red:
// tpumac
module tpumac
 #(parameter BITS_AB=8,
   parameter BITS_C=16)
  (
   input clk, rst_n, WrEn, en,
   input signed [BITS_AB-1:0] Ain,
   input signed [BITS_AB-1:0] Bin,
   input signed [BITS_C-1:0] Cin,
   output reg signed [BITS_AB-1:0] Aout,
   output reg signed [BITS_AB-1:0] Bout,
   output reg signed [BITS_C-1:0] Cout
  );
For scale: ~32 flip-flops, ~68 I/O pins, ~4200 sq um of cells after synthesis.
clock: 3.67 ns
lec_check: 0
cap_margin: 20
cell_pad_in_sites_detail_placement: 2
cell_pad_in_sites_global_placement: 1
core_margin: 2
core_utilization: 30
cts_cluster_diameter: 246
cts_cluster_size: 66
gpl_routability_driven: 1
gpl_timing_driven: 0
place_density: 0.77
slew_margin: 20
tns_end_percent: 60
run.sh (not shown) runs the stock make flow with config.mk's settings and CLKGATE_MAP_FILE=.
red ran in full, but the layout does not pass; the checks complain about negative setup slack.
> inputs changed (red -> blue)
Settings: SETUP_SLACK_MARGIN newly set to 0.75; CTS_CLUSTER_DIAMETER changed from 246 to 297; ABC_AREA newly set to 1; TNS_END_PERCENT removed (was 60); PLACE_DENSITY removed (was 0.77); CTS_CLUSTER_SIZE removed (was 66); CELL_PAD_IN_SITES_DETAIL_PLACEMENT removed (was 2); GPL_ROUTABILITY_DRIVEN removed (was 1); CELL_PAD_IN_SITES_GLOBAL_PLACEMENT removed (was 1).
==> comparison <==
The faster design of the two is blue; red tops out lower.
Of the two values seen for worst setup path startpoint, Bin[0] was produced by red and Ain[0] by blue.
As for a clean layout from red and blue, there is none.
Run comparison: red capturing instance or port of the critical path Cout[15]; blue capturing instance or port of the critical path Cout[9]
The lower cell area came out of red.
| net total in the final layout | blue vs red | about 23% higher |
blue vs. red: number of global-route vias before repair went down; amount of wire on met2 after detailed routing fell by 3100 um; wire length the detailed router placed on met1 did not really move.

========
Starting RTL as in the previous note.
clock: 4.92 ns
lec_check: 0
cap_margin: 20
core_margin: 2
core_utilization: 66
cts_cluster_diameter: 38
cts_cluster_size: 69
hold_slack_margin: -0.08
slew_margin: 20
The first run finished but fails on negative setup slack.
Next try:
- CORE_UTILIZATION: 66 -> 63
- CTS_CLUSTER_DIAMETER: 38 -> 27
- CTS_CLUSTER_SIZE: 69 -> default
- HOLD_SLACK_MARGIN: -0.08 -> default
- clock period: 4.92 -> 4.95 ns (I/O delays scaled with it)
Outcome: The new run finished with negative setup slack left; routed wire length goes down by 7.8%; setup slack gets better by 0.15 ns.
Next try:
- CORE_UTILIZATION: 63 -> 65
- clock period: 4.95 -> 5.2 ns (I/O delays scaled with it)
Result: This time the run completed without violations; first-iteration DRC count goes down by about 34%; routed wire length goes down by 19%; setup slack is better by 0.19 ns; final area came out lower by about 5.6%; register-to-register slack improved by 0.33 ns; count of clock-buffer cells in the layout does not change; cell count falls by about 1.3%; via count went down by about 6.5%.

========
tpumac again, from the RTL that the note above started with.
clock: 1.79 ns
lec_check: 0
abc_area: 1
cap_margin: 20
core_aspect_ratio: 1.58
core_margin: 2
core_utilization: 72
cts_cluster_diameter: 396
cts_cluster_size: 96
place_density: 0.35
setup_slack_margin: 0.53
slew_margin: 20
tns_end_percent: 10
The first run stopped in clock tree synthesis, error DPL-0038.
==> next run, changes <==
- ABC_AREA: 1 -> not set
- CORE_ASPECT_RATIO: 1.58 -> not set
- CTS_CLUSTER_DIAMETER: 396 -> not set
- CTS_CLUSTER_SIZE: 96 -> not set
- PLACE_DENSITY: 0.35 -> not set
- PLACE_DENSITY_LB_ADDON: not set -> 0.24
- SETUP_SLACK_MARGIN: 0.53 -> -0.39
- TNS_END_PERCENT: 10 -> not set
- clock period: 1.79 -> 4.46 ns (I/O delays scaled with it)
Outcome: The changed run died in clock tree synthesis. Synthesized area decreases by 6.4%. Die area decreases by 6.4%. Synthesized cell count decreases by 28%.
==> next run, changes <==
- SETUP_SLACK_MARGIN: -0.39 -> -0.38
- The new run did not get past clock tree synthesis with DPL-0038
- die size is unchanged
- synthesized cell count does not change
- area after synthesis stays the same
==> next run, changes <==
- ABC_AREA: not set -> 1
- CTS_CLUSTER_SIZE: not set -> 97
- PLACE_DENSITY_LB_ADDON: 0.24 -> not set
- SETUP_SLACK_MARGIN: -0.38 -> not set
- clock period: 4.46 -> 4.93 ns (I/O delays scaled with it)
=> The changed run died in clock tree synthesis with DPL-0033. Synthesized area climbs by 6.9%. Die size went up by 6.5%. Synthesized cell count grows by 39%.

========
== v41 ==
Starting RTL as in the previous note.
clock: 5.2 ns
lec_check: 0
cap_margin: 20
core_margin: 10
core_utilization: 40
cts_cluster_size: 40
gpl_routability_driven: 0
place_density_lb_addon: 0.12
slew_margin: 20
tns_end_percent: 60
v41 | stages: all done | timing, DRC, antenna: all pass
#### Input delta (v4 over v41)
-- flow/config.mk --
<<< v41, line 9
export CORE_MARGIN = 10
>>> v4, line 9
export CORE_MARGIN = 2
<<< v41, line 11
export CTS_CLUSTER_SIZE = 40
export GPL_ROUTABILITY_DRIVEN = 0
export PLACE_DENSITY_LB_ADDON = 0.12
>>> v4, line 11
export CTS_CLUSTER_DIAMETER = 397
export CTS_CLUSTER_SIZE = 97
export SETUP_SLACK_MARGIN = -0.23
<<< v41, line 15
export TNS_END_PERCENT = 60
>>> v4, line 15
### Flow results
v4 -> stages 100% | layout checks FAIL | negative setup slack
Measured against each other, v4 and v41 differ in area of the multi-input gates, the lower figure coming from v4.
The non-clock buffer count of v4 falls short of that of v41 by about 3.4%.
v41 → v4: detailed-route wire length on metal 1 lower; cell area down 1.5%; synthesized area level; detailed-route wire length has decreased; critical path depth moved down.
Cmp v4 vs v41: global-route wire length before repair lower in v4
Taking v41 as the reference point, the total via count in the routed design of v4 falls by 1.1%.
Relative to v4, the following input files were edited for v37:
-- flow/config.mk --
<<< v4, line 8
>>> v37, line 8
export ABC_AREA = 1
<<< v4, line 11
export CTS_CLUSTER_DIAMETER = 397
export CTS_CLUSTER_SIZE = 97
export SETUP_SLACK_MARGIN = -0.23
>>> v37, line 12
export GPL_ROUTABILITY_DRIVEN = 0
<<< v4, line 15
>>> v37, line 14
export TNS_END_PERCENT = 65
## What came out
- Between v37 and v4, area of the core is lower for v4, v37 comes in above that.
- Relative to v4, v37 improves worst slew margin relative to its limit.
- Netlist area before placement delta (v37 − v4): unfavourable
- v37 vs. v4: first-pass GRT wire length now larger.
- For count of buffers not belonging to the clock network in the layout, dividing the value from v4 by the value from v37 gives 0.935.
- The faster design of the two is v37; v4 tops out lower.
- Of v37 and v4, the lower final hold slack belongs to v37.
- Share of the synthesized netlist area taken by xor and xnor gates came out lower on v37 than on v4.
- On met1 track utilization from global routing: between v37 and v4, it ends up higher for v37.
- v37 | stages: all done | timing, DRC, antenna: all pass
Changes in v54 relative to v37:
-- flow/config.mk --
<<< v37, line 8
export ABC_AREA = 1
>>> v54, line 8
<<< v37, line 10
export CORE_MARGIN = 2
>>> v54, line 9
export CORE_MARGIN = 10
<<< v37, line 12
export GPL_ROUTABILITY_DRIVEN = 0
>>> v54, line 11
export PLACE_DENSITY_LB_ADDON = 0.12
<<< v37, line 14
export TNS_END_PERCENT = 65
>>> v54, line 13
Results
v54 finished every stage and its layout cleared the timing, design-rule and antenna checks.
Taking v37 as the reference, in v54 design area saw a decrease, die area now sits higher, post-route worst hold slack saw an increase.
Maximum single-stage delay on the critical path: v54 vs v37 down 30 ps
Against v37, fill cell instance count of the final layout in v54 fell by a little under 10%.
Count of buffers not belonging to the clock network in the layout delta for v54 relative to v37: 4 lower
v37 → v54: adder and majority gate portion of the synthesized area went up 2.9 points; final cell count went down 154.
